$ cat flow/constraint.sdc
create_clock -name core_clock -period 35.0 [get_ports {clk}]
set_input_delay 7.0000 -clock core_clock [delete_from_list [all_inputs] [get_ports {clk}]]
set_output_delay 7.0000 -clock core_clock [all_outputs]
set_load 0.01 [all_outputs]
$ cat flow/run.sh
#!/bin/bash
# the make line also repeats each setting of config.mk as NAME=value (left out here)
make -C /OpenROAD-flow-scripts/flow DESIGN_CONFIG=/design/flow/config.mk WORK_HOME=/design/flow/orfs CLKGATE_MAP_FILE= finish
$ cat flow/design.v
`timescale 1ns / 1ps
module get_conv_target_angle(
input signed [19:0] target_angle,
output reg signed [19:0] target_angle_conv,
output reg [2:0] quadrant_loc
    );
  always@(*)
    begin
        if ((target_angle >{16'd90,4'd0}) && (target_angle <= {16'd180,4'd0})) target_angle_conv = target_angle - {16'd90,4'd0};
        else if ((target_angle >{16'd180,4'd0}) && (target_angle <= {16'd270,4'd0})) target_angle_conv = target_angle - {16'd180,4'd0};
        else if ((target_angle > {16'd270,4'd0}) && (target_angle <= {16'd360,4'd0})) target_angle_conv = target_angle - {16'd360,4'd0};
        else target_angle_conv = target_angle;
    end 
  always@(*)
    begin
        if ((target_angle >{16'd90,4'd0}) && (target_angle <= {16'd180,4'd0})) quadrant_loc = 3'd2;
        else if ((target_angle >{16'd180,4'd0}) && (target_angle <= {16'd270,4'd0})) quadrant_loc = 3'd3;
        else if ((target_angle > {16'd270,4'd0}) && (target_angle <= {16'd360,4'd0})) quadrant_loc = 3'd4;
        else quadrant_loc = 3'd1;
    end    
endmodule
`timescale 1ns / 1ps
module output_mapping(
input signed [19:0] x, 
input signed [19:0] y,
input [2:0] quadrant_loc,
output reg signed [19:0] x_res,
output reg signed [19:0] y_res
    );
always@(*)
    begin
        if (quadrant_loc == 3'd2) x_res = -y;
        else if (quadrant_loc == 3'd3) x_res = -x;
        else  x_res = x; 
    end
 always@(*)
   begin
     if (quadrant_loc == 3'd2)       y_res = x;
     else if (quadrant_loc == 3'd3)  y_res = -y;
     else                            y_res = y; 
   end
endmodule
`timescale 1ns / 1ps
module cordic_sin_cos(clk,rst,target_angle,x_res,y_res);
 input clk,rst;   
 input signed [19:0] target_angle;    
 output reg signed [19:0] x_res;  
 output reg signed [19:0] y_res;  
 wire signed [19:0] x_res_comb;  
 wire signed [19:0] y_res_comb;  
 reg signed [19:0] x [9:0];   
 reg signed [19:0] y [9:0];   
 wire signed[19:0] arc_tan [8:0];   
 reg  signed[19:0] z[8:0];   
 reg  d[8:0];  
 wire signed [19:0] target_angle_conv;   
 wire [2:0] quadrant_loc;  
 assign arc_tan[0] = {{6{1'b0}},10'b0000101101,4'b0000};    
 assign arc_tan[1] = {{6{1'b0}},10'b0000011010,4'b1001};    
 assign arc_tan[2] = {{6{1'b0}},10'b0000001110,4'b0000};    
 assign arc_tan[3] = {{6{1'b0}},10'b0000000111,4'b0010};    
 assign arc_tan[4] = {{6{1'b0}},10'b0000000011,4'b1001};    
 assign arc_tan[5] = {{6{1'b0}},10'b0000000001,4'b1100};    
 assign arc_tan[6] = {{6{1'b0}},10'b0000000000,4'b1110};    
 assign arc_tan[7] = {{6{1'b0}},10'b0000000000,4'b0111};    
 assign arc_tan[8] = {{6{1'b0}},10'b0000000000,4'b0011};    
 get_conv_target_angle conv_angle(.target_angle(target_angle),.target_angle_conv(target_angle_conv),.quadrant_loc(quadrant_loc));
 output_mapping out_map(.x(x[9][19:0]),.y(y[9][19:0]),.quadrant_loc(quadrant_loc),.x_res(x_res_comb),.y_res(y_res_comb));
 always@(posedge clk)
  begin
    if (rst == 0)
       begin
         x_res [19:0]     <= 20'b0;
         y_res [19:0]     <= 20'b0;  
       end 
    else 
       begin
         x_res [19:0] <= x_res_comb;
         y_res [19:0] <= y_res_comb;
       end
  end
 always@(*)
   begin
      x[0] = 20'b00001001101101110001;  
      y[0] = 20'b00000000000000000000;  
      z[0] = target_angle_conv;  
      d[0] = (z[0][19] == 0) ? 1 : 0;   
   end
 always@(*)
   begin
     x[1] = (d[0] == 1) ? (x[0] - y[0]) : (x[0]+y[0]);
     y[1] = (d[0] == 1) ? (y[0] + x[0]) : (y[0]-x[0]);
     z[1] = (d[0] == 1) ? (z[0] - arc_tan[0]) : (z[0]+arc_tan[0]);
     d[1] = (z[1][19] == 0) ? 1 : 0;
     x[2] = (d[1] == 1) ? (x[1] - (y[1]>>>1)) : (x[1]+(y[1]>>>1));
     y[2] = (d[1] == 1) ? (y[1] + (x[1]>>>1)) : (y[1]-(x[1]>>>1));
     z[2] = (d[1] == 1) ? (z[1] - arc_tan[1]) : (z[1]+arc_tan[1]);
     d[2] = (z[2][19] == 0) ? 1 : 0;   
     x[3] = (d[2] == 1) ? (x[2] - (y[2]>>>2)) : (x[2]+(y[2]>>>2));
     y[3] = (d[2] == 1) ? (y[2] + (x[2]>>>2)) : (y[2]-(x[2]>>>2));
     z[3] = (d[2] == 1) ? (z[2] - arc_tan[2]) : (z[2]+arc_tan[2]);
     d[3] = (z[3][19] == 0) ? 1 : 0; 
     x[4] = (d[3] == 1) ? (x[3] - (y[3]>>>3)) : (x[3]+(y[3]>>>3));
     y[4] = (d[3] == 1) ? (y[3] + (x[3]>>>3)) : (y[3]-(x[3]>>>3));
     z[4] = (d[3] == 1) ? (z[3] - arc_tan[3]) : (z[3]+arc_tan[3]);
     d[4] = (z[4][19] == 0) ? 1 : 0; 
     x[5] = (d[4] == 1) ? (x[4] - (y[4]>>>4)) : (x[4]+(y[4]>>>4));
     y[5] = (d[4] == 1) ? (y[4] + (x[4]>>>4)) : (y[4]-(x[4]>>>4));
     z[5] = (d[4] == 1) ? (z[4] - arc_tan[4]) : (z[4]+arc_tan[4]);
     d[5] = (z[5][19] == 0) ? 1 : 0; 
     x[6] = (d[5] == 1) ? (x[5] - (y[5]>>>5)) : (x[5]+(y[5]>>>5));
     y[6] = (d[5] == 1) ? (y[5] + (x[5]>>>5)) : (y[5]-(x[5]>>>5));
     z[6] = (d[5] == 1) ? (z[5] - arc_tan[5]) : (z[5]+arc_tan[5]);
     d[6] = (z[6][19] == 0) ? 1 : 0; 
     x[7] = (d[6] == 1) ? (x[6] - (y[6]>>>6)) : (x[6]+(y[6]>>>6));
     y[7] = (d[6] == 1) ? (y[6] + (x[6]>>>6)) : (y[6]-(x[6]>>>6));
     z[7] = (d[6] == 1) ? (z[6] - arc_tan[6]) : (z[6]+arc_tan[6]);
     d[7] = (z[7][19] == 0) ? 1 : 0; 
     x[8] = (d[7] == 1) ? (x[7] - (y[7]>>>7)) : (x[7]+(y[7]>>>7));
     y[8] = (d[7] == 1) ? (y[7] + (x[7]>>>7)) : (y[7]-(x[7]>>>7));
     z[8] = (d[7] == 1) ? (z[7] - arc_tan[7]) : (z[7]+arc_tan[7]);
     d[8] = (z[8][19] == 0) ? 1 : 0; 
     x[9] = (d[8] == 1) ? (x[8] - (y[8]>>>8)) : (x[8]+(y[8]>>>8));
     y[9] = (d[8] == 1) ? (y[8] + (x[8]>>>8)) : (y[8]-(x[8]>>>8));
     z[9] = (d[8] == 1) ? (z[8] - arc_tan[8]) : (z[8]+arc_tan[8]);
     d[9] = (z[9][19] == 0) ? 1 : 0; 
   end
endmodule
$ cat flow/config.mk
export PLATFORM = sky130hd
export DESIGN_NAME = cordic_sin_cos
export DESIGN_NICKNAME = cordic_sin_cos
export VERILOG_FILES = /design/flow/design.v
export SDC_FILE = /design/flow/constraint.sdc
export NUM_CORES = 4
export LEC_CHECK = 0
export CAP_MARGIN = 0
export CELL_PAD_IN_SITES_DETAIL_PLACEMENT = 1
export CELL_PAD_IN_SITES_GLOBAL_PLACEMENT = 1
export CORE_MARGIN = 7
export CORE_UTILIZATION = 40
export CTS_CLUSTER_DIAMETER = 319
export GPL_ROUTABILITY_DRIVEN = 0
export GPL_TIMING_DRIVEN = 1
export SLEW_MARGIN = 10
==> impl_metrics.toml, run 1 <==
# physical design summary
[setup_path]
path_buffers = 12
path_depth = 123
startpoint = "target_angle[10]"
endpoint_kind = "register"
cp_slowest_stage_delay_ns = 0.79
cp.arrival_ns = 33.61
cp-start-kind = "input port"
cp-endpoint = "x_res[18]"
cp_top_family = "AND-OR/OR-AND gates"
path_common_cell = "a21oi_1"
slowest_stage = "clkdlybuf4s50_1"
worstPathMaxFanout = 22
worstSetupPathType = "in -> reg"
worstPathRequired_ns = 35.17

[clock_tree]
root_buffer = "clkbuf_16"
cts_hold_buffers = 0
clk_pin_slew_ns = 0.06
cts.sinks = 40
htreeDepth = 2
cts_made_buffers = 5
clockBufferDepth = 2
cts_tree = "yes"

[sta]
holdWs_ns = 7.58
period_used_pct = 95.5
period_needed_ns = 33.44
finalSetupViolCount = 0
max_slew_margin_pct = 17.4
hold_viol = 0
fmax_mhz = 29.9
tightest_slew_ns = 1.23
drv_slew = 0

[floorplanning]
core_mm2 = 0.0554
fp.dieArea_mm2 = 0.0633
die_x_um = 252
pin_count = 62
die_y_um = 252
rows = 86
initial_core_util_pct = 40.7

[logic_synthesis]
ys_sh_mux_pct = 1.41
synth-seq-cells = 40
synth-warning-count = 11
synth_cell_types = 97
xor_area_share_pct = 18.5
top_cells_by_area = "ha_1, xnor2_1, a21oi_1"
synthArstFlopShare_pct = 0
top_logic_kind = "AND-OR/OR-AND gates"
edf_count = 0
yosys-stat-cells = 3113
ys.flop_type = "dfxtp_1"
ys_top_cells_by_count = "ha_1, xnor2_1, a21oi_1"
top_area_cell = "ha_1"
yosys.area_share.aoi_pct = 28.2
syn_area_mm2 = 0.0226
ys_sh_simple_pct = 19.5
yosysChipArea_mm2 = 0.0226
syn_inst = 3113
synth_top_cell_by_count = "ha_1"
fp_nets = 3562
ys_seq_share_pct = 3.55
yosys.area.top_type_share_pct = 22.6
avgSynthCellArea_um2 = 7.25
synth-adder-area-share_pct = 24.3

[layout]
num-fill-cells = 6983
fin_nets = 3613
fin_util_pct = 44.8
area_delta_synth_final_pct = 10.1

[global_route]
antenna_found_initial = 0
grt_max_degree = 44
use_met2_pct = 42.7
grt_util_met3_pct = 1.25
grt_pass1_vias = 23400
use_met1_pct = 30.7
gr-max-usage-layer = "met2"
grt_usage_pct = 23.6
grt_pass1_wl_um = 125000
overflow = 0

[worst_hold_path]
holdPathStages = 4
min_from = "rst"
hp-class = "in -> reg"
hold-path-endpoint = "y_res[3]"

[detailed_routing]
postRouteWirelength_um = 78700
drc = 0
drt_iter0_markers = 839
diodes = 0
num_vias = 22700
ant_nets = 0
routed_via_density = 5.79
dr.pass1.iters = 6
wire_per_inst_um = 20.1

[run]
warnings = 51
maxCapViolCount = 0

[placement]
port_buffers = 61
hpwlAfterDp_um = 68000

[run_status]
status = "no timing/DRC/antenna violations"
## cell type report
class	instances	area [µm²]	area share (%)
well taps	748	936	3.77
multi-input cells	2804	21200	85.2
clock buffers	6	139	0.559
clock inverters	2	38.8	0.156
flip-flops and latches	40	801	3.22
repair buffers	98	941	3.79
inverters	215	813	3.27
## per-layer routing
| layer | share of wire, % | up-vias | routed length [µm] |
|---|---|---|---|
| met5 | 0 | - | 0 |
| met4 | 2.3 | 0 | 1830 |
| met3 | 1.8 | 66 | 1440 |
| met2 | 49 | 269 | 38300 |
| met1 | 47 | 11000 | 37200 |
| li1 | - | 11300 | - |
## repair_timing
item	4_1_cts	5_1_grt
pin swaps	0	6
cloned	0	1
buffers inserted	0	12
resized	6	97
endpoints found under the setup margin	9	28
## per-stage QoR
step                      setup slack (ns)  area (µm²)  TNS, ns  instances
after CTS                            0.120       24300        0       3900
after global routing               -0.0259       24800  -0.0742       3913
after floorplan                      0.777       22600        0       3113
after detailed placement            -0.800       24100    -4.98       3892
final                                 1.56       24800        0       3913
after global placement               0.111       24100        0       3892
==> run 2, diff against run 1 <==
ABC_AREA = 1   (was unset)
CAP_MARGIN = 20   (was 0)
CELL_PAD_IN_SITES_DETAIL_PLACEMENT = unset   (was 1)
CELL_PAD_IN_SITES_GLOBAL_PLACEMENT = unset   (was 1)
CORE_ASPECT_RATIO = 1.39   (was unset)
CORE_MARGIN = 2   (was 7)
CORE_UTILIZATION = 72   (was 40)
CTS_CLUSTER_DIAMETER = 240   (was 319)
CTS_CLUSTER_SIZE = 97   (was unset)
GPL_ROUTABILITY_DRIVEN = unset   (was 0)
GPL_TIMING_DRIVEN = unset   (was 1)
PLACE_DENSITY = 0.4   (was unset)
SLEW_MARGIN = 20   (was 10)
clock period = 36.7 ns   (was 35.0 ns; I/O delays follow)
==> run 2 against run 1 <==
  * Still clean
  * Flip-flop count did not move
  * Worst setup slack improved by 0.80 ns
  * Core utilization rose by 32 points
  * Critical endpoint is now x_res[16]
==> impl_metrics.toml, run 2 <==
# physical design summary
[global_route]
antenna_found_initial = 0
grt_pass1_vias = 24100
grt_pass1_wl_um = 108000
grt_usage_pct = 38.6
grt_max_degree = 45
overflow = 0

[logic_synthesis]
synth_top_cell_by_count = "nand2_1"
syn_area_mm2 = 0.0228
yosys.area_share.aoi_pct = 18.3
ys_sh_simple_pct = 25.0
synth-adder-area-share_pct = 24.0
avgSynthCellArea_um2 = 6.37
top_logic_kind = "simple AND/OR/NAND/NOR gates"
yosys-stat-cells = 3584
ys.flop_type = "dfxtp_1"
ys_top_cells_by_count = "nand2_1, inv_1, ha_1"
xor_area_share_pct = 18.4
yosysChipArea_mm2 = 0.0228
syn_inst = 3584
ys_seq_share_pct = 3.51
fp_nets = 4033
edf_count = 0
synthArstFlopShare_pct = 0
ys_sh_mux_pct = 0
yosys.area.top_type_share_pct = 22.4
synth_cell_types = 64
synth-warning-count = 11
top_cells_by_area = "ha_1, xor2_1, nand2_1"
top_area_cell = "ha_1"
synth-seq-cells = 40

[setup_path]
cp_slowest_stage_delay_ns = 0.66
slowest_stage = "clkdlybuf4s50_1"
cp-start-kind = "input port"
worstPathMaxFanout = 45
cp.arrival_ns = 34.49
path_buffers = 22
cp_top_family = "AND-OR/OR-AND gates"
path_depth = 145
cp-endpoint = "x_res[16]"
worstPathRequired_ns = 36.85
endpoint_kind = "register"
path_common_cell = "nand2_1"
worstSetupPathType = "in -> reg"
startpoint = "target_angle[7]"

[floorplanning]
core_mm2 = 0.0311
rows = 76
fp.dieArea_mm2 = 0.0331
pin_count = 62
die_y_um = 214
die_x_um = 155
initial_core_util_pct = 73.4

[worst_hold_path]
holdPathStages = 3
hold-path-endpoint = "x_res[18]"
hp-class = "in -> reg"
min_from = "rst"

[sta]
period_needed_ns = 34.34
tightest_slew_ns = 0.825
max_slew_margin_pct = 44.3
rsz0062_at_grt = "false"
fmax_mhz = 29.1
fin_setup_tns_ns = 0
finalSetupViolCount = 0
hold_viol = 0
holdWs_ns = 8.20
period_used_pct = 93.6
drv_slew = 0

[placement]
place_congestion = 1.03
placed_cells = 4006
port_buffers = 61
hpwlAfterDp_um = 54900

[clock_tree]
cts.sinks = 40
root_buffer = "clkbuf_16"
cts_tree = "yes"
cts_made_buffers = 5
clockBufferDepth = 2
clk_pin_slew_ns = 0.05
htreeDepth = 2

[detailed_routing]
num_vias = 24300
diodes = 0
highest_layer = "met4"
dr.pass1.iters = 16
met3WireLength_um = 3370
drt-met1-wl_um = 25000
wl_met2_um = 32600
wire_per_inst_um = 16.4
routed_via_density = 6.06
postRouteWirelength_um = 65900
drt_iter0_markers = 1842
ant_nets = 0
drc = 0

[layout]
fin_nets = 4075
area_delta_synth_final_pct = 5.35
stdcell_count = 4016

[run]
maxCapViolCount = 0
warnings = 51

[run_status]
status = "no timing/DRC/antenna violations"
[run 2: metal layers]
metal,up-vias,track usage [%]
met1,11000,40.7
li1,11900,-
met3,393,4.75
met2,995,72.0
met5,-,0
met4,0,25.5
[run 2: area by class of cell]
| type | instances | area [µm²] |
|---|---|---|
| inverter | 606 | 2290 |
| clock buffer | 5 | 125 |
| timing repair inverter | 1 | 5.00 |
| clock inverter | 2 | 60.1 |
| timing repair buffer | 71 | 686 |
| sequential | 40 | 801 |
| multi-input combinational | 2901 | 19600 |
| tap | 390 | 488 |
| fill | 2457 | 7060 |
[run 2: timing repair]
action                                  4_1_cts  5_1_grt
endpoints found under the hold margin         0        0
gates resized                                 0        7
buffers inserted                              0        2
hold buffers                                  0        0
endpoints found under the setup margin        0       22
[run 2: metrics by stage]
| stage | util, % | worst slack [ns] | cell area [µm²] |
|---|---|---|---|
| 6_report | 77.3 | 2.36 | 24000 |
| 3_3_place_gp | 76.5 | 3.34 | 23800 |
| 2_1_floorplan | - | 6.49 | 22800 |
| 3_5_place_dp | 76.5 | 2.10 | 23800 |
| 5_1_grt | 77.3 | 0.0454 | 24000 |
| 4_1_cts | 77.1 | 2.34 | 24000 |
==> run 3, diff against run 2 <==
ABC_AREA = unset   (was 1)
CORE_ASPECT_RATIO = unset   (was 1.39)
CORE_UTILIZATION = 12   (was 72)
CTS_CLUSTER_DIAMETER = unset   (was 240)
CTS_CLUSTER_SIZE = unset   (was 97)
PLACE_DENSITY = unset   (was 0.4)
clock period = 41.1 ns   (was 36.7 ns; I/O delays follow)
==> run 3 against run 2 <==
  * Via count down 9.4%
  * Final area up 9.9%
  * Synthesized area down 1.1%
  * Routed wire length up 3.6%
  * Largest cell class unchanged
  * Cell count up 40%
  * Highest routed layer unchanged
  * Clock-buffer cell count up 1
  * Critical path type unchanged
  * Worst setup slack better by 1.2 ns
  * Global-route usage down 32 points
  * First-iteration DRC count down 24%
  * Hold slack better by 0.56 ns
==> impl_metrics.toml, run 3 <==
# physical design summary
[detailed_routing]
dr.pass1.iters = 6
routed_via_density = 3.91
wire_per_inst_um = 12.1
num_vias = 22000
drc = 0
ant_nets = 0
drt_iter0_markers = 1396
postRouteWirelength_um = 68200

[logic_synthesis]
top_area_cell = "ha_1"
ys_seq_share_pct = 3.55
synth-warning-count = 11
top_logic_kind = "AND-OR/OR-AND gates"
ys.flop_type = "dfxtp_1"
yosys.area_share.aoi_pct = 28.2
top_cells_by_area = "ha_1, xnor2_1, a21oi_1"
syn_inst = 3113
fp_nets = 3562
yosysChipArea_mm2 = 0.0226
ys_sh_mux_pct = 1.41
syn_area_mm2 = 0.0226
ys_sh_simple_pct = 19.5
synthArstFlopShare_pct = 0
edf_count = 0
synth-seq-cells = 40
xor_area_share_pct = 18.5
avgSynthCellArea_um2 = 7.25
synth_cell_types = 97
yosys-stat-cells = 3113
synth-adder-area-share_pct = 24.3
ys_top_cells_by_count = "ha_1, xnor2_1, a21oi_1"
yosys.area.top_type_share_pct = 22.6
synth_top_cell_by_count = "ha_1"

[floorplanning]
pin_count = 62
initial_core_util_pct = 12.0
fp.dieArea_mm2 = 0.192
die_y_um = 438
rows = 159
core_mm2 = 0.187
die_x_um = 438

[setup_path]
cp.arrival_ns = 37.68
cp_slowest_stage_delay_ns = 0.61
startpoint = "target_angle[7]"
path_common_cell = "a21oi_1"
cp-endpoint = "y_res[18]"
cp-start-kind = "input port"
worstPathMaxFanout = 44
path_depth = 127
slowest_stage = "clkdlybuf4s50_1"
worstPathRequired_ns = 41.26
worstSetupPathType = "in -> reg"
path_buffers = 14
cp_top_family = "AND-OR/OR-AND gates"
endpoint_kind = "register"

[placement]
place_congestion = 0.897
postPlaceCellArea_mm2 = 0.0262
port_buffers = 61
placed_cells = 5628
hpwlAfterDp_um = 58400
place_ws_ns = 2.33

[layout]
fin_nets = 3593
num-fill-cells = 21500
design_area_mm2 = 0.0264
layout.area.comb_mm2 = 0.0208
area_delta_synth_final_pct = 17.1
stdcell_count = 5641
register_area_um2 = 801

[global_route]
overflow = 0
grt_pass1_vias = 21300
grt_pass1_wl_um = 110000
antenna_found_initial = 0
grt_max_degree = 45
grt_usage_pct = 6.83

[clock_tree]
clk_pin_slew_ns = 0.06
root_buffer = "clkbuf_16"
htreeDepth = 2
cts.sinks = 40
cts_tree = "yes"
cts_made_buffers = 5
cts_hold_buffers = 0
clockBufferDepth = 2

[worst_hold_path]
holdPathStages = 4
min_from = "rst"
hold-path-endpoint = "y_res[2]"
hp-class = "in -> reg"

[sta]
drv_slew = 0
period_needed_ns = 37.52
max_slew_margin_pct = 23.1
hold_viol = 0
finalSetupViolCount = 0
rsz0062_at_grt = "false"
fin_setup_tns_ns = 0
fin_ws_ns = 3.58
period_used_pct = 91.3
holdWs_ns = 8.76
tightest_slew_ns = 1.14
fmax_mhz = 26.7

[run_status]
status = "no timing/DRC/antenna violations"

[run]
warnings = 49
maxCapViolCount = 0
run 3: layout make-up:
type | instances | area share [%]
Multi-Input combinational cell | 2804 | 78.7
Sequential cell | 40 | 3.03
Timing Repair Buffer | 78 | 2.79
Clock inverter | 2 | 0.0521
Clock buffer | 6 | 0.526
Inverter | 215 | 3.11
Antenna cell | 1 | 0.00947
Tap cell | 2495 | 11.8
run 3: timing repair:
action | 4_1_cts | 5_1_grt
buffers inserted | 0 | 3
setup endpoints to repair | 0 | 18
gates resized | 0 | 7
run 3: per-layer routing:
layer  share of wire (%)  up-vias  global-route usage (%)
met4                 2.6        0                    1.44
met5                   0        -                       0
met1                  47    10200                    9.10
li1                    -    11300                       -
met2                  47      441                    12.2
met3                 3.0       85                   0.228
run 3: through the flow:
step | utilization [%]
after floorplan | -
after global placement | 14.0
after detailed placement | 14.0
after CTS | 14.1
after global routing | 14.1
final | 14.1
==> run 4, diff against run 3 <==
CORE_UTILIZATION = 40   (was 12)
clock period = 21.7 ns   (was 41.1 ns; I/O delays follow)
==> run 4 against run 3 <==
  * Now fails the layout checks on setup timing
  * Synthesized cell count stayed put
  * Cell count shrank 1.0%
  * Critical endpoint is now y_res[17]
  * Largest cell class unchanged
==> impl_metrics.toml, run 4 <==
# physical design summary
[detailed_routing]
ant_nets = 0
num_vias = 31700
routed_via_density = 5.68
drc = 0
dr.pass1.iters = 10
drt_iter0_markers = 1929
postRouteWirelength_um = 108000
diodes = 0
wire_per_inst_um = 19.3

[clock_tree]
cts_made_buffers = 5
clockBufferDepth = 2
cts_tree = "yes"
cts.sinks = 40
root_buffer = "clkbuf_16"
clk_pin_slew_ns = 0.06
htreeDepth = 2

[logic_synthesis]
edf_count = 0
top_logic_kind = "AND-OR/OR-AND gates"
fp_nets = 3562
synthArstFlopShare_pct = 0
synth-adder-area-share_pct = 24.3
yosys.area.top_type_share_pct = 22.6
ys_seq_share_pct = 3.55
avgSynthCellArea_um2 = 7.25
synth_top_cell_by_count = "ha_1"
synth_cell_types = 97
top_area_cell = "ha_1"
synth-seq-cells = 40
syn_area_mm2 = 0.0226
ys_sh_simple_pct = 19.5
ys.flop_type = "dfxtp_1"
top_cells_by_area = "ha_1, xnor2_1, a21oi_1"
xor_area_share_pct = 18.5
yosysChipArea_mm2 = 0.0226
synth-warning-count = 11
yosys.area_share.aoi_pct = 28.2
ys_sh_mux_pct = 1.41
syn_inst = 3113
ys_top_cells_by_count = "ha_1, xnor2_1, a21oi_1"
yosys-stat-cells = 3113

[setup_path]
cp-start-kind = "input port"
cp-endpoint = "y_res[17]"
endpoint_kind = "register"
cp.arrival_ns = 27.39
slowest_stage = "fa_2"
startpoint = "target_angle[9]"
cp_top_family = "AND-OR/OR-AND gates"
path_buffers = 30
worstPathMaxFanout = 6
cp_slowest_stage_delay_ns = 0.44
worstPathRequired_ns = 21.86
path_common_cell = "buf_4"
path_depth = 135
worstSetupPathType = "in -> reg"

[floorplanning]
pin_count = 62
initial_core_util_pct = 40.3
fp.dieArea_mm2 = 0.0583
die_x_um = 242
die_y_um = 242
rows = 87
core_mm2 = 0.0561

[placement]
postPlaceCellArea_mm2 = 0.0343
placed_cells = 5162
port_buffers = 61
hpwlAfterDp_um = 68400
place_congestion = 0.930

[layout]
design_area_mm2 = 0.0425
fin_util_pct = 75.9
fin_nets = 5275
stdcell_count = 5583
num-fill-cells = 3508
register_area_um2 = 801
area_delta_synth_final_pct = 88.4
layout.area.comb_mm2 = 0.0259

[sta]
fmax_mhz = 36.7
hold_viol = 0
period_used_pct = 126
finalSetupViolCount = 40
drv_slew = 0
tightest_slew_ns = 0.634
max_slew_margin_pct = 57.5
rsz0062_at_grt = "true"
fin_ws_ns = -5.53
period_needed_ns = 27.23

[global_route]
grt_pass1_vias = 31200
antenna_found_initial = 0
grt_max_degree = 44
grt_usage_pct = 30.2
overflow = 0
grt_pass1_wl_um = 150000

[worst_hold_path]
min_from = "rst"
hold-path-endpoint = "x_res[16]"
hp-class = "in -> reg"
holdPathStages = 3

[run_status]
status = "complete, but fails checks"
so_faults = "setup timing"

[run]
maxCapViolCount = 0
warnings = 52
==> run 4: cell type report <==
class / count / share of cell area [%]
repair buffers: 1761 / 32.6
clock buffers: 6 / 0.327
flip-flops and latches: 40 / 1.88
inverters: 215 / 2.02
clock inverters: 2 / 0.0353
well taps: 756 / 2.22
multi-input cells: 2803 / 60.9
==> run 4: per-stage QoR <==
step / TNS [ns] / hold WS (ns) / worst slack, ns
floorplan: -135.47 / 4.58 / -4.59
detailed placement: -213.36 / 5.08 / -6.56
global placement: -191.82 / 5.08 / -6.05
finish: -173.47 / 4.94 / -5.53
CTS: -119.99 / 4.91 / -4.11
global route: -211.33 / 4.97 / -6.56
==> run 4: repair_timing <==
action | in CTS | in global routing
resized | 675 | 423
setup buffers | 308 | 116
hold buffers | 0 | 0
cloned | 1 | 0
pin swaps | 443 | 333
endpoints found under the setup margin | 40 | 40
==> run 4: layer usage <==
layer / up-vias / track usage, % / routed length, µm
met2: 1313 / 58.9 / 54600
met1: 15200 / 34.0 / 40300
met5: - / 0 / 0
met4: 0 / 11.8 / 7490
met3: 556 / 1.44 / 5480
li1: 14600 / - / -
==> run 5, diff against run 4 <==
CORE_UTILIZATION = 72   (was 40)
CTS_CLUSTER_SIZE = 22   (was unset)
PLACE_DENSITY_LB_ADDON = 0.25   (was unset)
clock period = 17.5 ns   (was 21.7 ns; I/O delays follow)
==> run 5 against run 4 <==
  * The run now fails in detailed placement
  * Die area shrank 44%
  * Synthesized cell count is the same
  * Synthesized area is the same
==> impl_metrics.toml, run 5 <==
# yosys + openroad results
[run_status]
stop_stage = "detailed placement"
status = "aborted with a tool error"
error = "[ERROR DPL-0038] Utilization greater than 100%, impossible to legalize"

[logic_synthesis]
synth-seq-cells = 40
synth-adder-area-share_pct = 24.3
ys_top_cells_by_count = "ha_1, xnor2_1, a21oi_1"
synthArstFlopShare_pct = 0
ys_sh_simple_pct = 19.5
yosys.area_share.aoi_pct = 28.2
syn_area_mm2 = 0.0226
top_area_cell = "ha_1"
fp_nets = 3562
ys.flop_type = "dfxtp_1"
top_cells_by_area = "ha_1, xnor2_1, a21oi_1"
ys_seq_share_pct = 3.55
syn_inst = 3113
synth_cell_types = 97
synth_top_cell_by_count = "ha_1"
xor_area_share_pct = 18.5
avgSynthCellArea_um2 = 7.25
top_logic_kind = "AND-OR/OR-AND gates"
yosys-stat-cells = 3113
ys_sh_mux_pct = 1.41
edf_count = 0
yosys.area.top_type_share_pct = 22.6
synth-warning-count = 11
yosysChipArea_mm2 = 0.0226

[floorplanning]
pin_count = 62
fp.dieArea_mm2 = 0.0328
die_x_um = 181
core_mm2 = 0.0307
rows = 64
initial_core_util_pct = 73.4
die_y_um = 181

[placement]
port_buffers = 61
place_congestion = 1.04
[run 5: per-stage QoR]
step | setup TNS, ns | instances | cell area (µm²)
global placement | -283.88 | 4763 | 33600
floorplan | -269.87 | 3113 | 23500
==> run 6, diff against run 5 <==
CAP_MARGIN = 35   (was 20)
CELL_PAD_IN_SITES_GLOBAL_PLACEMENT = 0   (was unset)
CORE_UTILIZATION = 64   (was 72)
CTS_CLUSTER_DIAMETER = 84   (was unset)
CTS_CLUSTER_SIZE = unset   (was 22)
PLACE_DENSITY_LB_ADDON = unset   (was 0.25)
SETUP_SLACK_MARGIN = 5.0   (was unset)
SLEW_MARGIN = 30   (was 20)
TNS_END_PERCENT = 80   (was unset)
clock period = 34.9 ns   (was 17.5 ns; I/O delays follow)
==> run 6 against run 5 <==
  * Synthesized area stayed put
  * Die area is 12% higher
  * The flow stops in global routing
  * Synthesized cell count stayed put
==> impl_metrics.toml, run 6 <==
# yosys + openroad results
[run_status]
status = "aborted with a tool error"
stop_stage = "global routing"

[floorplanning]
pin_count = 62
rows = 68
core_mm2 = 0.0346
fp.dieArea_mm2 = 0.0368
die_x_um = 192
die_y_um = 192
initial_core_util_pct = 65.2

[logic_synthesis]
top_cells_by_area = "ha_1, xnor2_1, a21oi_1"
synth-warning-count = 11
synth_top_cell_by_count = "ha_1"
yosysChipArea_mm2 = 0.0226
synth-adder-area-share_pct = 24.3
synthArstFlopShare_pct = 0
ys_seq_share_pct = 3.55
synth_cell_types = 97
ys_sh_simple_pct = 19.5
fp_nets = 3562
ys_sh_mux_pct = 1.41
yosys-stat-cells = 3113
syn_area_mm2 = 0.0226
yosys.area.top_type_share_pct = 22.6
avgSynthCellArea_um2 = 7.25
ys_top_cells_by_count = "ha_1, xnor2_1, a21oi_1"
synth-seq-cells = 40
syn_inst = 3113
yosys.area_share.aoi_pct = 28.2
edf_count = 0
top_area_cell = "ha_1"
ys.flop_type = "dfxtp_1"
xor_area_share_pct = 18.5
top_logic_kind = "AND-OR/OR-AND gates"

[clock_tree]
root_buffer = "clkbuf_16"
clockBufferDepth = 2
cts.sinks = 40
htreeDepth = 2
cts_made_buffers = 5
cts_hold_buffers = 0

[placement]
hpwlAfterDp_um = 55900
postPlaceCellArea_mm2 = 0.0238
port_buffers = 61
placed_cells = 3589
place_congestion = 0.970
place_ws_ns = 0.706
==> run 6: per-stage QoR <==
step                util, %
CTS                    76.0
global placement       68.7
detailed placement     68.8
floorplan                 -
==> run 6: timing repair <==
item | in CTS
resized | 300
setup buffers | 109
setup endpoints to repair | 38
pin swaps | 91
gates cloned | 8
==> run 7, diff against run 6 <==
CAP_MARGIN = 20   (was 35)
CELL_PAD_IN_SITES_GLOBAL_PLACEMENT = unset   (was 0)
CORE_UTILIZATION = 68   (was 64)
CTS_CLUSTER_DIAMETER = unset   (was 84)
HOLD_SLACK_MARGIN = 0.29   (was unset)
SETUP_SLACK_MARGIN = -2.0   (was 5.0)
SLEW_MARGIN = 20   (was 30)
TNS_END_PERCENT = 5   (was 80)
clock period = 26.9 ns   (was 34.9 ns; I/O delays follow)
==> run 7 against run 6 <==
  * The run fails in detailed placement
  * Synthesized cell count is the same
  * Die area down 5.8%
  * Synthesized area unchanged
==> impl_metrics.toml, run 7 <==
# yosys + openroad results
[floorplanning]
pin_count = 62
fp.dieArea_mm2 = 0.0347
rows = 66
initial_core_util_pct = 69.2
die_x_um = 186
core_mm2 = 0.0326
die_y_um = 186

[logic_synthesis]
edf_count = 0
yosys.area.top_type_share_pct = 22.6
ys_sh_simple_pct = 19.5
yosysChipArea_mm2 = 0.0226
syn_area_mm2 = 0.0226
xor_area_share_pct = 18.5
ys_sh_mux_pct = 1.41
ys_top_cells_by_count = "ha_1, xnor2_1, a21oi_1"
top_cells_by_area = "ha_1, xnor2_1, a21oi_1"
yosys.area_share.aoi_pct = 28.2
syn_inst = 3113
synth-adder-area-share_pct = 24.3
synth-seq-cells = 40
top_logic_kind = "AND-OR/OR-AND gates"
top_area_cell = "ha_1"
fp_nets = 3562
ys_seq_share_pct = 3.55
synthArstFlopShare_pct = 0
avgSynthCellArea_um2 = 7.25
yosys-stat-cells = 3113
synth_cell_types = 97
ys.flop_type = "dfxtp_1"
synth-warning-count = 11
synth_top_cell_by_count = "ha_1"

[run_status]
status = "aborted with a tool error"
error = "[ERROR DPL-0033] detailed placement checks failed during check placement."
stop_stage = "detailed placement"

[placement]
port_buffers = 61
place_congestion = 1.00
[run 7: stage by stage]
| step | hold slack (ns) | instances | instance area [µm²] | setup slack [ns] |
|---|---|---|---|---|
| after global placement | 6.12 | 4742 | 32500 | -1.63 |
| after floorplan | 5.62 | 3113 | 22700 | -1.98 |
==> run 8, diff against run 7 <==
CAP_MARGIN = 35   (was 20)
CELL_PAD_IN_SITES_GLOBAL_PLACEMENT = 0   (was unset)
CORE_UTILIZATION = 71   (was 68)
CTS_CLUSTER_DIAMETER = 84   (was unset)
CTS_CLUSTER_SIZE = 26   (was unset)
HOLD_SLACK_MARGIN = unset   (was 0.29)
PLACE_DENSITY_LB_ADDON = 0.0   (was unset)
SETUP_SLACK_MARGIN = 0.31   (was -2.0)
SLEW_MARGIN = 30   (was 20)
TNS_END_PERCENT = 80   (was 5)
clock period = 28.1 ns   (was 26.9 ns; I/O delays follow)
==> run 8 against run 7 <==
  * The flow stops in global routing
  * Die area decreased by 4.1%
  * Synthesized cell count unchanged
  * Synthesized area unchanged
==> impl_metrics.toml, run 8 <==
# yosys + openroad results
[logic_synthesis]
synth-seq-cells = 40
synth_cell_types = 97
ys_top_cells_by_count = "ha_1, xnor2_1, a21oi_1"
synth_top_cell_by_count = "ha_1"
synth-adder-area-share_pct = 24.3
yosys.area.top_type_share_pct = 22.6
avgSynthCellArea_um2 = 7.25
syn_area_mm2 = 0.0226
ys_sh_mux_pct = 1.41
synth-warning-count = 11
fp_nets = 3562
syn_inst = 3113
ys_seq_share_pct = 3.55
top_cells_by_area = "ha_1, xnor2_1, a21oi_1"
ys_sh_simple_pct = 19.5
xor_area_share_pct = 18.5
top_area_cell = "ha_1"
yosysChipArea_mm2 = 0.0226
synthArstFlopShare_pct = 0
ys.flop_type = "dfxtp_1"
edf_count = 0
yosys-stat-cells = 3113
top_logic_kind = "AND-OR/OR-AND gates"
yosys.area_share.aoi_pct = 28.2

[floorplanning]
core_mm2 = 0.0314
pin_count = 62
rows = 65
die_x_um = 182
die_y_um = 182
initial_core_util_pct = 71.9
fp.dieArea_mm2 = 0.0332

[run_status]
status = "aborted with a tool error"
stop_stage = "global routing"
error = "[ERROR DPL-0038] Utilization greater than 100%, impossible to legalize"

[clock_tree]
cts_made_buffers = 5
clockBufferDepth = 2
root_buffer = "clkbuf_16"
cts.sinks = 40
htreeDepth = 2

[placement]
hpwlAfterDp_um = 59400
place_congestion = 1.03
port_buffers = 61
postPlaceCellArea_mm2 = 0.0271
-- run 8: what timing repair did --
| action | CTS |
|---|---|
| setup buffers | 84 |
| gates resized | 250 |
| setup endpoints to repair | 26 |
| hold buffers | 0 |
| pin swaps | 161 |
-- run 8: metrics by stage --
step / worst slack [ns] / std cells
floorplan: 0.325 / 3113
global placement: -0.665 / 3925
detailed placement: -1.68 / 3926
CTS: 0.297 / 4018
==> run 9, diff against run 8 <==
ABC_AREA = 1   (was unset)
CAP_MARGIN = 20   (was 35)
CELL_PAD_IN_SITES_GLOBAL_PLACEMENT = unset   (was 0)
CORE_UTILIZATION = 72   (was 71)
CTS_CLUSTER_DIAMETER = unset   (was 84)
CTS_CLUSTER_SIZE = unset   (was 26)
PLACE_DENSITY_LB_ADDON = unset   (was 0.0)
SETUP_SLACK_MARGIN = unset   (was 0.31)
SLEW_MARGIN = 20   (was 30)
TNS_END_PERCENT = unset   (was 80)
clock period = 24.2 ns   (was 28.1 ns; I/O delays follow)
==> run 9 against run 8 <==
  * The run fails in detailed placement
  * Synthesized area grew 1.1%
  * Die area shrank 0.29%
  * Synthesized cell count grew 15%
==> impl_metrics.toml, run 9 <==
# yosys + openroad results
[logic_synthesis]
xor_area_share_pct = 18.4
yosys.area.top_type_share_pct = 22.4
synth_cell_types = 64
synth-seq-cells = 40
synth-warning-count = 11
ys.flop_type = "dfxtp_1"
synth_top_cell_by_count = "nand2_1"
ys_sh_simple_pct = 25.0
synthArstFlopShare_pct = 0
top_area_cell = "ha_1"
yosys-stat-cells = 3584
yosys.area_share.aoi_pct = 18.3
edf_count = 0
syn_area_mm2 = 0.0228
fp_nets = 4033
yosysChipArea_mm2 = 0.0228
top_logic_kind = "simple AND/OR/NAND/NOR gates"
ys_top_cells_by_count = "nand2_1, inv_1, ha_1"
ys_sh_mux_pct = 0
syn_inst = 3584
ys_seq_share_pct = 3.51
avgSynthCellArea_um2 = 6.37
synth-adder-area-share_pct = 24.0
top_cells_by_area = "ha_1, xor2_1, nand2_1"

[floorplanning]
die_y_um = 182
pin_count = 62
core_mm2 = 0.0314
initial_core_util_pct = 72.7
die_x_um = 182
rows = 65
fp.dieArea_mm2 = 0.0331

[placement]
place_congestion = 1.04
port_buffers = 61

[run_status]
error = "[ERROR DPL-0038] Utilization greater than 100%, impossible to legalize"
status = "aborted with a tool error"
stop_stage = "detailed placement"
-- run 9: stage by stage --
step | instances | hold slack [ns] | cell area [µm²] | setup TNS, ns
after floorplan | 3584 | 4.99 | 23100 | 0
after global placement | 5067 | 5.58 | 31800 | -11.93
==> run 10, diff against run 9 <==
ABC_AREA = unset   (was 1)
CAP_MARGIN = 0   (was 20)
CELL_PAD_IN_SITES_GLOBAL_PLACEMENT = 0   (was unset)
CORE_MARGIN = 7   (was 2)
CORE_UTILIZATION = 40   (was 72)
GPL_TIMING_DRIVEN = 0   (was unset)
clock period = 35.0 ns   (was 24.2 ns; I/O delays follow)
==> run 10 against run 9 <==
  * Now clean on timing, DRC and antenna
  * Synthesized area decreased by 1.1%
  * Synthesized cell count fell by 13%
  * Die area grew 91%
==> impl_metrics.toml, run 10 <==
# physical design summary
[logic_synthesis]
top_cells_by_area = "ha_1, xnor2_1, a21oi_1"
yosys.area.top_type_share_pct = 22.6
avgSynthCellArea_um2 = 7.25
synth_cell_types = 97
ys_sh_mux_pct = 1.41
top_area_cell = "ha_1"
synth-warning-count = 11
fp_nets = 3562
top_logic_kind = "AND-OR/OR-AND gates"
ys_sh_simple_pct = 19.5
synthArstFlopShare_pct = 0
xor_area_share_pct = 18.5
yosysChipArea_mm2 = 0.0226
ys_top_cells_by_count = "ha_1, xnor2_1, a21oi_1"
syn_area_mm2 = 0.0226
synth-adder-area-share_pct = 24.3
ys.flop_type = "dfxtp_1"
synth-seq-cells = 40
synth_top_cell_by_count = "ha_1"
edf_count = 0
yosys-stat-cells = 3113
ys_seq_share_pct = 3.55
yosys.area_share.aoi_pct = 28.2
syn_inst = 3113

[setup_path]
cp_slowest_stage_delay_ns = 0.60
worstPathRequired_ns = 35.15
path_depth = 120
slowest_stage = "or4b_2"
endpoint_kind = "register"
cp_top_family = "AND-OR/OR-AND gates"
worstPathMaxFanout = 13
worstSetupPathType = "in -> reg"
cp-start-kind = "input port"
startpoint = "target_angle[0]"
cp-endpoint = "x_res[19]"
cp.arrival_ns = 33.51
path_buffers = 10
path_common_cell = "o21ai_0"

[global_route]
grt_pass1_vias = 20400
grt_max_degree = 26
antenna_found_initial = 0
grt_pass1_wl_um = 105000
grt_usage_pct = 19.6
overflow = 0

[sta]
period_used_pct = 95.3
drv_slew = 0
fmax_mhz = 30.0
hold_viol = 0
finalSetupViolCount = 0
rsz0062_at_grt = "true"
period_needed_ns = 33.37
holdWs_ns = 7.59
max_slew_margin_pct = 30.9
tightest_slew_ns = 1.02

[floorplanning]
rows = 86
die_y_um = 252
initial_core_util_pct = 40.7
die_x_um = 252
fp.dieArea_mm2 = 0.0633
core_mm2 = 0.0554
pin_count = 62

[clock_tree]
cts_tree = "yes"
clk_pin_slew_ns = 0.05
htreeDepth = 2
cts.sinks = 40
cts_made_buffers = 5
root_buffer = "clkbuf_16"
clockBufferDepth = 2

[detailed_routing]
wire_per_inst_um = 16.7
drt_iter0_markers = 1270
drc = 0
diodes = 0
ant_nets = 0
num_vias = 22000
postRouteWirelength_um = 66100
dr.pass1.iters = 8
routed_via_density = 5.57

[layout]
area_delta_synth_final_pct = 11.2
design_area_mm2 = 0.0251
fin_nets = 3651

[worst_hold_path]
min_from = "rst"
holdPathStages = 4
hp-class = "in -> reg"
hold-path-endpoint = "x_res[19]"

[run]
warnings = 50
maxCapViolCount = 0

[run_status]
status = "no timing/DRC/antenna violations"

[placement]
port_buffers = 59
postPlaceCellArea_mm2 = 0.0241
hpwlAfterDp_um = 55100
place_congestion = 0.924
[run 10: stage by stage]
step / setup slack [ns] / setup TNS, ns / utilization, % / std cells
3_5_place_dp: -6.86 / -207.52 / 43.5 / 3921
2_1_floorplan: 0.777 / 0 / - / 3113
6_report: 1.63 / 0 / 45.3 / 3951
3_3_place_gp: -8.80 / -285.39 / 43.5 / 3920
4_1_cts: 0.0127 / 0 / 44.4 / 3939
5_1_grt: -0.112 / -0.311 / 45.3 / 3951
[run 10: per-layer routing]
layer  vias up  track usage, %  share of wire (%)
met1     10100            26.6                 48
met5         -               0                  0
met2       425            33.8                 46
met3        85           0.597                3.0
met4         0            5.28                2.8
li1      11400               -                  -
[run 10: layout make-up]
type                       count  area (µm²)
sequential                    40         801
buffer                        53         327
fill                        5784       30300
tap                          748         936
multi-input combinational   2804       21300
timing repair buffer          83         772
clock inverter                 2        38.8
clock buffer                   6         139
inverter                     215         832
[run 10: timing repair]
action,in CTS,in global routing
buffers inserted,11,12
hold endpoints to repair,0,0
pin swaps,6,20
resized,81,119
setup endpoints to repair,40,32
cloned,1,0
hold buffers,0,0
==> run 11, diff against run 10 <==
ABC_AREA = 1   (was unset)
CAP_MARGIN = 20   (was 0)
CELL_PAD_IN_SITES_GLOBAL_PLACEMENT = 1   (was 0)
CORE_MARGIN = 2   (was 7)
CORE_UTILIZATION = 68   (was 40)
GPL_TIMING_DRIVEN = unset   (was 0)
MAX_ROUTING_LAYER = met5   (was unset)
PLACE_DENSITY_LB_ADDON = 0.17   (was unset)
SETUP_SLACK_MARGIN = 1.36   (was unset)
clock period = 20.5 ns   (was 35.0 ns; I/O delays follow)
==> run 11 against run 10 <==
  * Die area fell by 45%
  * The run now fails in global placement without I/O
  * Synthesized cell count rose by 15%
  * Synthesized area rose by 1.1%
==> impl_metrics.toml, run 11 <==
# yosys + openroad results
[floorplanning]
initial_core_util_pct = 68.6
core_mm2 = 0.0333
fp.dieArea_mm2 = 0.0350
rows = 67
die_x_um = 187
die_y_um = 187

[logic_synthesis]
fp_nets = 4033
synthArstFlopShare_pct = 0
top_cells_by_area = "ha_1, xor2_1, nand2_1"
yosysChipArea_mm2 = 0.0228
yosys-stat-cells = 3584
ys.flop_type = "dfxtp_1"
top_logic_kind = "simple AND/OR/NAND/NOR gates"
synth-adder-area-share_pct = 24.0
ys_top_cells_by_count = "nand2_1, inv_1, ha_1"
edf_count = 0
top_area_cell = "ha_1"
synth-seq-cells = 40
synth_cell_types = 64
yosys.area_share.aoi_pct = 18.3
ys_sh_mux_pct = 0
synth_top_cell_by_count = "nand2_1"
yosys.area.top_type_share_pct = 22.4
syn_inst = 3584
avgSynthCellArea_um2 = 6.37
synth-warning-count = 11
xor_area_share_pct = 18.4
ys_seq_share_pct = 3.51
syn_area_mm2 = 0.0228
ys_sh_simple_pct = 25.0

[run_status]
stop_stage = "global placement without I/O"
error = "[ERROR FLW-0024] Place density exceeds 1.0 (current PLACE_DENSITY_LB_ADDON =  0.17). Please check if the value of  PLACE_DENSITY_LB_ADDON is between 0 and 0.99."
status = "aborted with a tool error"
==> run 12, diff against run 11 <==
ABC_AREA = unset   (was 1)
CELL_PAD_IN_SITES_GLOBAL_PLACEMENT = unset   (was 1)
CORE_UTILIZATION = 65   (was 68)
HOLD_SLACK_MARGIN = -0.08   (was unset)
MAX_ROUTING_LAYER = unset   (was met5)
PLACE_DENSITY_LB_ADDON = unset   (was 0.17)
SETUP_SLACK_MARGIN = -2.0   (was 1.36)
SLEW_MARGIN = 25   (was 20)
clock period = 25.8 ns   (was 20.5 ns; I/O delays follow)
==> run 12 against run 11 <==
  * The flow stops in clock tree synthesis
  * Synthesized cell count decreased by 13%
  * Die area increased by 3.4%
  * Synthesized area decreased by 1.1%
==> impl_metrics.toml, run 12 <==
# yosys + openroad results
[run_status]
status = "aborted with a tool error"
stop_stage = "clock tree synthesis"
error = "[ERROR DPL-0038] Utilization greater than 100%, impossible to legalize"

[logic_synthesis]
synth-adder-area-share_pct = 24.3
ys_sh_mux_pct = 1.41
fp_nets = 3562
syn_area_mm2 = 0.0226
synth_top_cell_by_count = "ha_1"
top_logic_kind = "AND-OR/OR-AND gates"
top_cells_by_area = "ha_1, xnor2_1, a21oi_1"
xor_area_share_pct = 18.5
top_area_cell = "ha_1"
synth_cell_types = 97
ys_seq_share_pct = 3.55
yosys.area.top_type_share_pct = 22.6
ys.flop_type = "dfxtp_1"
synthArstFlopShare_pct = 0
synth-seq-cells = 40
yosysChipArea_mm2 = 0.0226
syn_inst = 3113
edf_count = 0
yosys-stat-cells = 3113
avgSynthCellArea_um2 = 7.25
ys_top_cells_by_count = "ha_1, xnor2_1, a21oi_1"
ys_sh_simple_pct = 19.5
synth-warning-count = 11
yosys.area_share.aoi_pct = 28.2

[floorplanning]
pin_count = 62
die_x_um = 190
die_y_um = 190
initial_core_util_pct = 65.6
rows = 68
fp.dieArea_mm2 = 0.0362
core_mm2 = 0.0344

[placement]
hpwlAfterDp_um = 87000
place_congestion = 1.01
place_ws_ns = -4.91
port_buffers = 61
-- run 12: metrics by stage --
stage / hold slack [ns] / TNS, ns / cells / area, µm²
detailed placement: 5.90 / -138.08 / 4814 / 33100
floorplan: 5.40 / -38.00 / 3113 / 22900
global placement: 5.90 / -45.56 / 4814 / 33100
==> run 13, diff against run 12 <==
CORE_UTILIZATION = 50   (was 65)
HOLD_SLACK_MARGIN = unset   (was -0.08)
SLEW_MARGIN = 20   (was 25)
clock period = 26.3 ns   (was 25.8 ns; I/O delays follow)
==> run 13 against run 12 <==
  * Die area up 29%
  * The layout now fails its checks (setup timing)
  * Synthesized cell count unchanged
  * Synthesized area unchanged
==> impl_metrics.toml, run 13 <==
# physical design summary
[logic_synthesis]
ys_top_cells_by_count = "ha_1, xnor2_1, a21oi_1"
avgSynthCellArea_um2 = 7.25
synth-adder-area-share_pct = 24.3
synth_cell_types = 97
ys.flop_type = "dfxtp_1"
synthArstFlopShare_pct = 0
yosys.area.top_type_share_pct = 22.6
synth_top_cell_by_count = "ha_1"
synth-seq-cells = 40
top_cells_by_area = "ha_1, xnor2_1, a21oi_1"
fp_nets = 3562
ys_sh_mux_pct = 1.41
yosysChipArea_mm2 = 0.0226
syn_area_mm2 = 0.0226
top_logic_kind = "AND-OR/OR-AND gates"
ys_seq_share_pct = 3.55
synth-warning-count = 11
yosys.area_share.aoi_pct = 28.2
syn_inst = 3113
xor_area_share_pct = 18.5
yosys-stat-cells = 3113
top_area_cell = "ha_1"
ys_sh_simple_pct = 19.5
edf_count = 0

[detailed_routing]
drt-met1-wl_um = 34100
met3WireLength_um = 2810
postRouteWirelength_um = 79600
drc = 0
diodes = 0
num_vias = 27600
ant_nets = 0
wire_per_inst_um = 15.9
dr.pass1.iters = 9
routed_via_density = 5.50
drt_iter0_markers = 1478
wl_met2_um = 39500
highest_layer = "met5"

[floorplanning]
die_x_um = 216
core_mm2 = 0.0444
die_y_um = 216
initial_core_util_pct = 50.8
fp.dieArea_mm2 = 0.0468
pin_count = 62
rows = 77

[setup_path]
endpoint_kind = "register"
cp-endpoint = "x_res[19]"
worstPathRequired_ns = 26.52
cp_top_family = "AND-OR/OR-AND gates"
path_common_cell = "buf_4"
cp_slowest_stage_delay_ns = 0.60
cp-start-kind = "input port"
path_buffers = 18
cp.arrival_ns = 28.50
path_depth = 130
slowest_stage = "or4b_2"
startpoint = "target_angle[6]"
worstSetupPathType = "in -> reg"
worstPathMaxFanout = 6

[sta]
period_used_pct = 108
fmax_mhz = 35.4
tightest_slew_ns = 0.617
hold_viol = 0
max_slew_margin_pct = 58.6
fin_ws_ns = -1.98
drv_slew = 0
finalSetupViolCount = 31
rsz0062_at_grt = "true"
period_needed_ns = 28.28

[clock_tree]
clk_pin_slew_ns = 0.06
root_buffer = "clkbuf_16"
htreeDepth = 2
cts_made_buffers = 5
cts_tree = "yes"
clockBufferDepth = 2
cts.sinks = 40

[placement]
place_congestion = 0.969
hpwlAfterDp_um = 68200
postPlaceCellArea_mm2 = 0.0336
port_buffers = 61
placed_cells = 5000

[global_route]
grt_max_degree = 44
antenna_found_initial = 1
grt_pass1_wl_um = 129000
overflow = 0
grt_usage_pct = 32.7
grt_pass1_vias = 27800

[run]
maxCapViolCount = 0
warnings = 50

[worst_hold_path]
hp-class = "in -> reg"
holdPathStages = 4
hold-path-endpoint = "y_res[2]"
min_from = "rst"

[run_status]
so_faults = "setup timing"
status = "complete, but fails checks"

[layout]
area_delta_synth_final_pct = 53.7
fin_nets = 4878
stdcell_count = 5022
design_area_mm2 = 0.0347
num-fill-cells = 3370
## run 13: layout make-up
class                      count  area (µm²)  share of cell area (%)
clock buffer                   5         125                   0.361
clock inverter                 3        46.3                   0.133
inverter                     215         827                    2.38
multi-input combinational   2804       21700                    62.6
sequential                    40         801                    2.31
tap                          592         741                    2.14
timing repair buffer        1363       10400                    30.1
## run 13: layer usage
metal  track usage [%]  vias up
met3              2.37      229
met5                 0        -
met2              60.8      636
li1                  -    13900
met1              39.3    12900
met4              11.9        2
## run 13: what timing repair did
action / CTS / global route
gates resized: 61 / 167
setup buffers: 7 / 13
pin swaps: 19 / 60
gates cloned: 1 / 0
hold buffers: 0 / 0
hold endpoints to repair: 0 / 0
endpoints found under the setup margin: 16 / 35
## run 13: stage by stage
step | util (%) | hold WS, ns | setup TNS (ns) | setup WS (ns)
after CTS | 76.5 | 5.82 | -39.11 | -1.99
after global placement | 75.6 | 6.00 | -54.34 | -2.39
after floorplan | - | 5.50 | -35.62 | -2.00
final | 78.1 | 5.84 | -36.54 | -1.98
after detailed placement | 75.6 | 6.00 | -69.79 | -2.90
after global routing | 78.1 | 5.87 | -87.75 | -3.41
==> run 14, diff against run 13 <==
CORE_UTILIZATION = 65   (was 50)
TNS_END_PERCENT = 5   (was unset)
clock period = 29.5 ns   (was 26.3 ns; I/O delays follow)
==> run 14 against run 13 <==
  * Still fails the layout checks on setup timing
  * Hold slack gained 0.62 ns
  * Synthesized cell count is the same
  * Via count shrank 12%
  * Worst setup slack gained 1.6 ns
==> impl_metrics.toml, run 14 <==
# physical design summary
[setup_path]
startpoint = "target_angle[1]"
cp-start-kind = "input port"
endpoint_kind = "register"
path_depth = 116
worstSetupPathType = "in -> reg"
slowest_stage = "or4_4"
cp.arrival_ns = 30.08
worstPathMaxFanout = 23
cp-endpoint = "y_res[18]"
cp_top_family = "AND-OR/OR-AND gates"
path_common_cell = "a21oi_1"
path_buffers = 11
cp_slowest_stage_delay_ns = 0.59
worstPathRequired_ns = 29.67

[logic_synthesis]
ys.flop_type = "dfxtp_1"
synth-warning-count = 11
syn_area_mm2 = 0.0226
syn_inst = 3113
ys_sh_mux_pct = 1.41
top_cells_by_area = "ha_1, xnor2_1, a21oi_1"
yosys.area.top_type_share_pct = 22.6
synthArstFlopShare_pct = 0
synth_top_cell_by_count = "ha_1"
xor_area_share_pct = 18.5
ys_seq_share_pct = 3.55
edf_count = 0
fp_nets = 3562
top_logic_kind = "AND-OR/OR-AND gates"
top_area_cell = "ha_1"
ys_sh_simple_pct = 19.5
yosysChipArea_mm2 = 0.0226
synth-adder-area-share_pct = 24.3
synth-seq-cells = 40
ys_top_cells_by_count = "ha_1, xnor2_1, a21oi_1"
yosys.area_share.aoi_pct = 28.2
avgSynthCellArea_um2 = 7.25
yosys-stat-cells = 3113
synth_cell_types = 97

[worst_hold_path]
min_from = "rst"
hold-path-endpoint = "y_res[2]"
hp-class = "in -> reg"
holdPathStages = 4

[clock_tree]
cts_made_buffers = 5
clk_pin_slew_ns = 0.07
root_buffer = "clkbuf_16"
cts_hold_buffers = 0
cts.sinks = 40
cts_tree = "yes"
htreeDepth = 2
clockBufferDepth = 2

[global_route]
antenna_found_initial = 0
grt_max_degree = 44
grt_pass1_wl_um = 109000
overflow = 0
grt_usage_pct = 36.1
grt_pass1_vias = 23100

[detailed_routing]
met3WireLength_um = 3790
wl_met2_um = 33200
ant_nets = 0
diodes = 0
drt-met1-wl_um = 29200
num_vias = 24200
wire_per_inst_um = 17.8
dr.pass1.iters = 9
drt_iter0_markers = 1583
highest_layer = "met4"
drc = 0
postRouteWirelength_um = 69100
routed_via_density = 6.21

[run_status]
status = "complete, but fails checks"
so_faults = "setup timing"

[layout]
area_delta_synth_final_pct = 17.5
fin_nets = 3884
fin_util_pct = 77.1
stdcell_count = 3891

[floorplanning]
initial_core_util_pct = 65.6
rows = 68
die_x_um = 190
die_y_um = 190
fp.dieArea_mm2 = 0.0362
pin_count = 62
core_mm2 = 0.0344

[sta]
period_needed_ns = 29.91
fmax_mhz = 33.4
fin_ws_ns = -0.412
period_used_pct = 101
hold_viol = 0
max_slew_margin_pct = 36.3
drv_slew = 0
finalSetupViolCount = 12
tightest_slew_ns = 0.949

[run]
maxCapViolCount = 0
warnings = 51

[placement]
place_ws_ns = -0.955
placed_cells = 3868
hpwlAfterDp_um = 57100
place_congestion = 0.997
port_buffers = 61
[run 14: per-stage QoR]
step / cell area [µm²] / TNS, ns / hold slack, ns
2_1_floorplan: 22600 / -28.12 / 6.14
3_3_place_gp: 25800 / 0 / 6.64
3_5_place_dp: 25800 / -9.65 / 6.64
4_1_cts: 26000 / -6.73 / 6.46
5_1_grt: 26500 / -39.14 / 6.50
6_report: 26500 / -2.89 / 6.46
[run 14: cell type report]
type	instances	area [µm²]
Clock buffer	5	125
Inverter	215	816
Tap cell	455	569
Clock inverter	3	46.3
Sequential cell	40	801
Timing Repair Buffer	368	2930
Multi-Input combinational cell	2805	21200
Fill cell	2692	7860
[run 14: routing by layer]
layer  global-route usage [%]  vias up
met4                     14.8        0
met5                        0        -
met1                     44.9    11200
li1                         -    11900
met2                     64.2      853
met3                     2.65      200
[run 14: what timing repair did]
action | 4_1_cts | 5_1_grt
gates resized | 0 | 112
endpoints found under the setup margin | 0 | 21
buffers inserted | 0 | 17
==> run 15, diff against run 14 <==
CAP_MARGIN = 35   (was 20)
CELL_PAD_IN_SITES_GLOBAL_PLACEMENT = 0   (was unset)
CTS_CLUSTER_DIAMETER = 84   (was unset)
SETUP_SLACK_MARGIN = 0.31   (was -2.0)
SLEW_MARGIN = 30   (was 20)
TNS_END_PERCENT = 80   (was 5)
clock period = 27.5 ns   (was 29.5 ns; I/O delays follow)
==> run 15 against run 14 <==
  * The flow now stops in clock tree synthesis
  * Synthesized area unchanged
  * Die area unchanged
  * Synthesized cell count unchanged
==> impl_metrics.toml, run 15 <==
# yosys + openroad results
[placement]
place_congestion = 0.978
port_buffers = 61
hpwlAfterDp_um = 68300

[logic_synthesis]
top_cells_by_area = "ha_1, xnor2_1, a21oi_1"
edf_count = 0
top_logic_kind = "AND-OR/OR-AND gates"
ys_sh_simple_pct = 19.5
avgSynthCellArea_um2 = 7.25
fp_nets = 3562
ys_top_cells_by_count = "ha_1, xnor2_1, a21oi_1"
synth-adder-area-share_pct = 24.3
synthArstFlopShare_pct = 0
ys.flop_type = "dfxtp_1"
synth-seq-cells = 40
ys_seq_share_pct = 3.55
yosysChipArea_mm2 = 0.0226
synth_top_cell_by_count = "ha_1"
ys_sh_mux_pct = 1.41
synth_cell_types = 97
yosys.area.top_type_share_pct = 22.6
yosys.area_share.aoi_pct = 28.2
syn_area_mm2 = 0.0226
synth-warning-count = 11
syn_inst = 3113
yosys-stat-cells = 3113
xor_area_share_pct = 18.5
top_area_cell = "ha_1"

[floorplanning]
fp.dieArea_mm2 = 0.0362
die_x_um = 190
initial_core_util_pct = 65.6
rows = 68
die_y_um = 190
pin_count = 62
core_mm2 = 0.0344

[run_status]
stop_stage = "clock tree synthesis"
status = "aborted with a tool error"
error = "[ERROR DPL-0033] detailed placement checks failed during check placement."
-- run 15: stage by stage --
step                      worst slack, ns  std cells  area (µm²)
after detailed placement            -1.69       4493       31100
after global placement             -0.342       4493       31100
after floorplan                    0.0508       3113       23400
